## the previous run
==> flow/design.v (excerpt) <==
module LASER(
	CLK,
	RST,
	X,
	Y,
	C1X,
	C1Y,
	C2X,
	C2Y,
	DONE
);
Size: ~27 I/O pins, roughly 18000 µm² of cells after synthesis.
export LEC_CHECK = 0
export CAP_MARGIN = 20
export CORE_MARGIN = 2
export CORE_UTILIZATION = 8
export SLEW_MARGIN = 20
create_clock -name core_clock -period 7.1 [get_ports {CLK}]
run.sh (not shown) runs the stock make flow with config.mk's settings and CLKGATE_MAP_FILE=.
No stage failed in the previous run, and the final checks on the layout all came back clean.
Edits applied to the flow inputs when going from the previous run to the current run:
# the previous run
export LEC_CHECK = 0
export CAP_MARGIN = 20
export CORE_MARGIN = 2
export CORE_UTILIZATION = 8
export SLEW_MARGIN = 20
create_clock -name core_clock -period 7.1 [get_ports {CLK}]
# the current run
export LEC_CHECK = 0
export CAP_MARGIN = 20
export CORE_MARGIN = 2
export CORE_UTILIZATION = 72
export CTS_CLUSTER_SIZE = 10
export PLACE_DENSITY_LB_ADDON = 0.08
export SETUP_SLACK_MARGIN = -0.14
export SLEW_MARGIN = 20
create_clock -name core_clock -period 4.83 [get_ports {CLK}]
Results
- On the current run: number of antenna violations at the first check in global routing is 3 lower than what the previous run gave.
- Number of buffer and inverter instances along the worst setup path, the previous run and the current run: smaller value in the previous run
- Going from the previous run to the current run, clock skew fell 0.066 ns; hold slack saw little to no change; design area -13%; area fraction in and, or, nand and nor cells stayed essentially flat.
- Between the current run and the previous run, it is the current run whose minimum setup slack among reg-to-reg paths is lower, by 1.50 ns.
- Relative to the previous run, the number of resized instances in the post-cts repair step of the current run is higher by 8.
- Per the comparison of the current run with the previous run, count of plain and timing-repair buffers in the layout shows an increase of about 120%; clock power share shows a reduction of 4.8 points; aggregate routed wire length shows a reduction of about 0.6%.
- Status the current run: flow complete, layout not clean - negative setup slack


LASER again, from the RTL that the note above started with.
clock: 5.3 ns
lec_check: 0
abc_area: 0
cap_margin: 0
cell_pad_in_sites_detail_placement: 0
cell_pad_in_sites_global_placement: 0
core_aspect_ratio: 1.0
core_margin: 2
core_utilization: 72
cts_cluster_diameter: 374
gpl_timing_driven: 1
place_density_lb_addon: 0.0
setup_slack_margin: 0.76
slew_margin: 20
tns_end_percent: 65
The baseline reached the layout checks and failed them: setup timing.
Then changed:
CAP_MARGIN = 20   (was 0)
CORE_UTILIZATION = 71   (was 72)
CTS_CLUSTER_DIAMETER = not set   (was 374)
PLACE_DENSITY_LB_ADDON = 0.09   (was 0.0)
SETUP_SLACK_MARGIN = -0.25   (was 0.76)
clock period = 4.2 ns   (was 5.3 ns; I/O delays follow)
The new run finished with setup timing left.
Final cell count came out higher by a few percent.
Combinational power rose by a quarter to a third.
Clock power is higher by a quarter to a third.
Total power rose by a quarter to a third.
Then changed:
ABC_AREA = not set   (was 0)
CELL_PAD_IN_SITES_DETAIL_PLACEMENT = not set   (was 0)
CELL_PAD_IN_SITES_GLOBAL_PLACEMENT = not set   (was 0)
CORE_ASPECT_RATIO = not set   (was 1.0)
CORE_UTILIZATION = 44   (was 71)
GPL_TIMING_DRIVEN = not set   (was 1)
PLACE_DENSITY_LB_ADDON = not set   (was 0.09)
SETUP_SLACK_MARGIN = not set   (was -0.25)
TNS_END_PERCENT = not set   (was 65)
clock period = 3.27 ns   (was 4.2 ns; I/O delays follow)
What happened: The new run reached the layout checks and failed them: setup timing. Total power climbs by a quarter to a third. Via count drops by a few percent. Hold slack hardly moves. Clock-buffer cell count drops by 4. Core utilization drops by 29 points. Synthesized area does not change. Fmax climbs slightly. Synthesized cell count is unchanged. Routed wire length drops by a few percent. Clock power climbs by a quarter to a third.
Then changed:
ABC_AREA = 1   (was not set)
CORE_ASPECT_RATIO = 1.97   (was not set)
CORE_MARGIN = 5   (was 2)
CORE_UTILIZATION = 40   (was 44)
CTS_CLUSTER_DIAMETER = 48   (was not set)
GPL_TIMING_DRIVEN = 0   (was not set)
MIN_ROUTING_LAYER = met2   (was not set)
PLACE_DENSITY_LB_ADDON = 0.22   (was not set)
SETUP_SLACK_MARGIN = 0.17   (was not set)
clock period = 6.0 ns   (was 3.27 ns; I/O delays follow)
This time the run passed the timing, design-rule and antenna checks.
Combinational power came out lower by 45%.
Worst setup slack gets better by 2400 ps.
Area after synthesis came out higher by 5.3%.
Cell area hardly moves.
Power goes down by 45%.
Cell count is higher by 27%.
Routed wire length came out higher by 82%.


The RTL this note starts from:
==> flow/design.v <==
module LASER(
	CLK,
	RST,
	X,
	Y,
	C1X,
	C1Y,
	C2X,
	C2Y,
	DONE
);
input 		    CLK, RST;
input [3:0]         X, Y;
output reg	    DONE;
output reg [3:0]    C1X, C1Y, C2X, C2Y;
parameter    s_idle    = 'd0,
	     s_input   = 'd1,
	     s_circle1 = 'd2,
             s_circle2 = 'd3,
	     s_check   = 'd4,
	     s_output  = 'd5;
integer    i,j;
reg 	     map[0:15][0:15];
reg [2:0]    current_state, next_state;
reg [5:0]    cover_num1, best_num1, cover_num2, best_num2, previous_sum; 	
reg [6:0]    cnt, cnt1;
reg signed [4:0]    bias_x, bias_y;
reg signed [4:0]    cur_x, cur_y, cir1_x, cir1_y, cir2_x, cir2_y;
reg signed [4:0]    best_x1, best_y1, best_x2, best_y2;
reg signed [4:0]    last_x1, last_y1, last_x2, last_y2;
wire	convergence, search_finish, delay_flag;
wire    outside_x1, outside_y1, outside_x2, outside_y2;
wire signed[5:0]    dis1, dis2; 		
assign dis1 = (cur_x-cir1_x)*(cur_x-cir1_x) + (cur_y-cir1_y)*(cur_y-cir1_y);
assign dis2 = (cur_x-cir2_x)*(cur_x-cir2_x) + (cur_y-cir2_y)*(cur_y-cir2_y);
assign search_finish = (cnt == 'd63 && cnt1 == 'd80);
assign delay_flag = (cnt1 == 'd80);
assign convergence = (best_num1 + best_num2 <= previous_sum );
assign outside_x1 = (cir1_x + bias_x > 'd15 || cir1_x + bias_x < 0);
assign outside_y1 = (cir1_y + bias_y > 'd15 || cir1_y + bias_y < 0);
assign outside_x2 = (cir2_x + bias_x > 'd15 || cir2_x + bias_x < 0);
assign outside_y2 = (cir2_y + bias_y > 'd15 || cir2_y + bias_y < 0);
always@(posedge CLK) begin
        if(RST)	
            current_state <= s_idle;
        else	
	    current_state <= next_state;
end
always@(*) begin
        next_state = current_state;
        case(current_state)
            s_idle   : 			     next_state = s_input;
	    s_input  :  if(cnt == 'd39)	     next_state = s_circle1;
	    s_circle1:  if(search_finish)    next_state = s_circle2;
	    s_circle2:  if(search_finish)    next_state = s_check;
	    s_check  :  if(convergence)	     next_state = s_output;
	                else	             next_state = s_circle2;
	    s_output : 			     next_state = s_input;
        endcase
end
always@(posedge CLK) begin
        case(current_state)
            s_idle   :  if(RST)			       cnt <= 'd0;  
	    s_input  :  if(cnt == 'd39)		       cnt <= 'd0;
		        else 			       cnt <= cnt+1;
	    s_circle1:  if(next_state == s_circle2)    cnt <= 'd0;
		        else if(delay_flag)	       cnt <= cnt+1;
	    s_circle2:  if(next_state == s_check)      cnt <= 'd0;     
	                else if(delay_flag)	       cnt <= cnt+1;
	    s_output :				       cnt <= 'd0;					
        endcase
end
always@(posedge CLK) begin
        case(current_state)
            s_idle   :  if(RST)		  cnt1 <= 'd0;  
	    s_circle1:  if(delay_flag)    cnt1 <= 'd0;
	                else 		  cnt1 <= cnt1+1;
	    s_circle2:  if(delay_flag)	  cnt1 <= 'd0;
		        else 		  cnt1 <= cnt1+1;
	    s_output :			  cnt1 <= 'd0;
    endcase
end
always@(posedge CLK) begin
        case(current_state)
            s_idle   : if(RST)
		           for(i=0;i<16;i=i+1)
		               for(j=0;j<16;j=j+1)
		                   map[i][j] <= 'd0;
	    s_input  : map[X][Y] <= 'd1;
	    s_output : for(i=0;i<16;i=i+1)
		           for(j=0;j<16;j=j+1)
			       map[i][j] <= 'd0;		
        endcase
end
always@(posedge CLK) begin
	case(current_state)
		s_idle   : if(RST)    cur_x <= 0;
		s_circle1: 	      cur_x <= (outside_x1) ? 0 : cir1_x + bias_x;
		s_circle2:	      cur_x <= (outside_x2) ? 0 : cir2_x + bias_x;
		s_output : 	      cur_x <= 0;
	endcase
end
always@(posedge CLK) begin
	case(current_state)
		s_idle   : if(RST)    cur_y <= 0;
		s_circle1: 	      cur_y <= (outside_y1) ? 0 : cir1_y + bias_y;
		s_circle2:	      cur_y <= (outside_y2) ? 0 : cir2_y + bias_y;
		s_output : 	      cur_y <= 0;
	endcase
end
always@(posedge CLK) begin
	case(current_state)
	    s_idle   : 	if(RST)    
                            begin	
                                cir1_x <= 2; 			
                                cir1_y <= 0; 		 	
                            end
	    s_circle1:  if(delay_flag)			
			    begin	
			        if(cir1_x == 'd14)	
                                    begin	
                                        cir1_x <= 2; 			
                                        cir1_y <= cir1_y+2; 	
                                    end
			        else				
                                    begin	
                                        cir1_x <= cir1_x + 2;
				    end
			     end
			 else if(delay_flag)		
                             begin	
                                 cir1_x <= cir1_x + 2;
			     end 
	     s_check  :  if(!convergence)
		             begin   
                                 cir1_x <= best_x2;
		                 cir1_y <= best_y2;
		             end  
	     s_output :	 begin	
                             cir1_x <= 2; 			
                             cir1_y <= 0;
 			 end
	 endcase
end
always@(posedge CLK) begin
	case(current_state)
	    s_idle   : 	if(RST)					
                            begin
                                cir2_x <= 2; 			
                                cir2_y <= 0; 			
                            end
	    s_circle2:  if(delay_flag)
			    begin	
			        if(cir2_x == 'd14)	
                                    begin	
                                        cir2_x <= 2; 			
                                        cir2_y <= cir2_y+2;
                                    end
				else
				    begin
                                	cir2_x <= cir2_x + 2;
				    end
			     end
	    s_check  :  if(!convergence)
		            begin	
                                cir2_x <= 2; 			
                                cir2_y <= 0; 			
                            end
	    s_output :	
		        begin	
                            cir2_x <= 2; 			
                            cir2_y <= 0; 			
                        end
	endcase
end
always@(posedge CLK) begin
	case(current_state)
	    s_idle   :  if(RST)					
                            begin	
                                best_x1 <= 0; 
                                best_y1 <= 0; 												
                            end
	    s_circle1:  if(delay_flag)			
                            begin	
                                best_x1 <= (cover_num1 > best_num1) ? cir1_x : best_x1;
				best_y1 <= (cover_num1 > best_num1) ? cir1_y : best_y1;
                            end
	    s_check  :  if(!convergence)		
                            begin	
                                best_x1 <= best_x2;
			        best_y1 <= best_y2;										
                            end
	    s_output :							
                            begin	
                                best_x1 <= 0; 
				best_y1 <= 0; 												
                            end
	endcase
end
always@(posedge CLK) begin
	case(current_state)
            s_idle   : 	if(RST)					
                            begin
	                        best_x2 <= 0; 
				best_y2 <= 0;
 			    end
	    s_circle2:  if(delay_flag)			
                            begin
                         	best_x2 <= (cover_num2 > best_num2) ? cir2_x : best_x2;
				best_y2 <= (cover_num2 > best_num2) ? cir2_y : best_y2;
                            end 
	    s_output :	begin	
                            best_x2 <= 0; 
			    best_y2 <= 0; 	
                        end
	endcase
end
always@(posedge CLK) begin
	case(current_state)
	    s_idle   : if(RST) 					
                           bias_x <= -'d4;
	    s_circle1: if(bias_x == 'd4)
		           bias_x <= -'d4;
		       else
			   bias_x <= bias_x+1;
	    s_circle2: if(bias_x == 'd4)		
                           bias_x <= -'d4;
		       else	
			   bias_x <= bias_x+1;
	    s_output : bias_x <= -'d4;
	endcase
end
always@(posedge CLK) begin
	case(current_state)
	    s_idle   : if(RST) 					
                           bias_y <= -'d4;
	    s_circle1: if(delay_flag)			
                           bias_y <= -'d4;
		       else if(bias_x == 'd4)	
                           bias_y <= bias_y+1;	 			
	    s_circle2: if(delay_flag)			
                           bias_y <= -'d4;
		       else if(bias_x == 'd4)	
                           bias_y <= bias_y+1;	
	    s_output : bias_y <= -'d4;
	endcase
end
always@(posedge CLK) begin
	case(current_state)
	    s_idle   : if(RST) 												
                           cover_num1 <= 'd0;
	    s_circle1: if(delay_flag)										
                           cover_num1 <= 'd0;
		       else if(outside_x1 || outside_y1)					
                           cover_num1 <= cover_num1;
		       else if(dis1 <= 'sd16  && map[cur_x][cur_y] == 'd1)	
                           cover_num1 <= cover_num1+1;					 
	    s_output : 						 								
                       cover_num1 <= 'd0;
	endcase
end
always@(posedge CLK) begin
	case(current_state)
	    s_idle   : if(RST) 												
                           best_num1 <= 'd0;
	    s_circle1: if(delay_flag)										
                           best_num1 <= (cover_num1 > best_num1) ? cover_num1 : best_num1;					
	    s_check  : if(!convergence)										
                           best_num1 <= best_num2;		
	    s_output : 														
                           best_num1 <= 'd0;
	endcase
end
always@(posedge CLK) begin
	case(current_state)
	    s_idle   : if(RST) 												
                           cover_num2 <= 'd0;				
	    s_circle2: if(delay_flag)										
                           cover_num2 <= 'd0;
		       else if(outside_x2 || outside_y2)					
                           cover_num2 <= cover_num2;
		       else if(dis2 <= 'sd16  && map[cur_x][cur_y] == 'd1)	
                           cover_num2 <= (dis1 > 'sd16) ? cover_num2+1 : cover_num2;	
	    s_output : 														
                       cover_num2 <= 'd0;
	endcase
end
always@(posedge CLK) begin
	case(current_state)
	    s_idle   : if(RST) 												
                           best_num2 <= 'd0;				
	    s_circle2: if(delay_flag)										
                           best_num2 <= (cover_num2 > best_num2) ? cover_num2 : best_num2;
	    s_check	 : if(!convergence)										
                           best_num2 <= 'd0;
	    s_output : 														
                           best_num2 <= 'd0;
	endcase
end
always@(posedge CLK) begin
	case(current_state)
	    s_idle   : if(RST) 	           previous_sum <= 'd0;				
	    s_check  : if(!convergence)    previous_sum <= best_num1 + best_num2;	
	    s_output : 		           previous_sum <= 'd0;
	endcase
end
always@(posedge CLK) begin
	if(current_state == s_check && !convergence)
	begin
	    last_x1 <= best_x1;
	    last_y1 <= best_y1;
	    last_x2 <= best_x2;
	    last_y2 <= best_y2;
	end
	else if(current_state == s_output)
	begin
            last_x1 <= 'd0;
	    last_y1 <= 'd0;
	    last_x2 <= 'd0;
	    last_y2 <= 'd0;
	end
end
always@(posedge CLK) begin
	if(next_state == s_output)    DONE <= 'd1;
	else			      DONE <= 'd0;
end
always@(posedge CLK) begin
	if(next_state == s_output) 
	begin
	    C1X <= last_x1[3:0];
	    C1Y <= last_y1[3:0];
	    C2X <= last_x2[3:0];
	    C2Y <= last_y2[3:0];
	end
	else
	begin
	    C1X <= 'd0;
	    C1Y <= 'd0;
	    C2X <= 'd0;
	    C2Y <= 'd0;
	end
end
endmodule 
Settings: LEC_CHECK=0, CAP_MARGIN=20, CELL_PAD_IN_SITES_GLOBAL_PLACEMENT=2, CORE_MARGIN=2, CORE_UTILIZATION=70, CTS_CLUSTER_DIAMETER=117, GPL_TIMING_DRIVEN=1, SLEW_MARGIN=20, TNS_END_PERCENT=25; clock period 10.0 ns.
The baseline never finished: it broke off in global placement without I/O.
Then changed:
- ABC_AREA: not set -> 1
- CELL_PAD_IN_SITES_GLOBAL_PLACEMENT: 2 -> not set
- CORE_UTILIZATION: 70 -> 72
- CTS_CLUSTER_DIAMETER: 117 -> 343
- GPL_TIMING_DRIVEN: 1 -> not set
- TNS_END_PERCENT: 25 -> not set
- clock period: 10.0 -> 2.7 ns (I/O delays scaled with it)
This time the run finished but fails on negative setup slack.
Synthesized area climbs by a few percent.
Synthesized cell count grows by a quarter to a third.
Die area went up by a few percent.
Then changed:
- ABC_AREA: 1 -> 0
- CELL_PAD_IN_SITES_DETAIL_PLACEMENT: not set -> 0
- CELL_PAD_IN_SITES_GLOBAL_PLACEMENT: not set -> 0
- CORE_ASPECT_RATIO: not set -> 1.0
- CTS_CLUSTER_DIAMETER: 343 -> not set
- GPL_TIMING_DRIVEN: not set -> 1
- PLACE_DENSITY_LB_ADDON: not set -> 0.0
- SETUP_SLACK_MARGIN: not set -> 1.58
- TNS_END_PERCENT: not set -> 65
- clock period: 2.7 -> 5.3 ns (I/O delays scaled with it)
The changed run finished but fails on negative setup slack.
Total power came out lower by 51%.
Fmax rose by 7.5%.
Core utilization goes down by 3.5 points.
Clock power goes down by 50%.
Then changed:
- CORE_UTILIZATION: 72 -> 58
- PLACE_DENSITY_LB_ADDON: 0.0 -> 0.09
- SETUP_SLACK_MARGIN: 1.58 -> -0.0
- clock period: 5.3 -> 3.47 ns (I/O delays scaled with it)
What happened: The changed run finished but failed the layout checks on negative setup slack; critical path depth is unchanged; cell area went up by 4.4%; maximum frequency went up by 2.3%; sequential power went up by 52%; via count went down by 1.8%; wire length went down by 1.2%; worst setup slack gets worse by 1.7 ns; sequential share of layout area went down by 1.8 points; clock power went up by 63%.
Then changed:
- CAP_MARGIN: 20 -> 25
- CELL_PAD_IN_SITES_DETAIL_PLACEMENT: 0 -> 1
- CORE_UTILIZATION: 58 -> 70
- CTS_CLUSTER_SIZE: not set -> 59
- MAX_ROUTING_LAYER: not set -> met4
- SETUP_SLACK_MARGIN: -0.0 -> 0.53
- clock period: 3.47 -> 5.3 ns (I/O delays scaled with it)
=> This time the run ended with an error in clock tree synthesis on DPL-0033. Die size came out lower by 17%. Area after synthesis is unchanged. Synthesized cell count does not change.
No activity file was given, so power comes from the tool's default toggle rates.
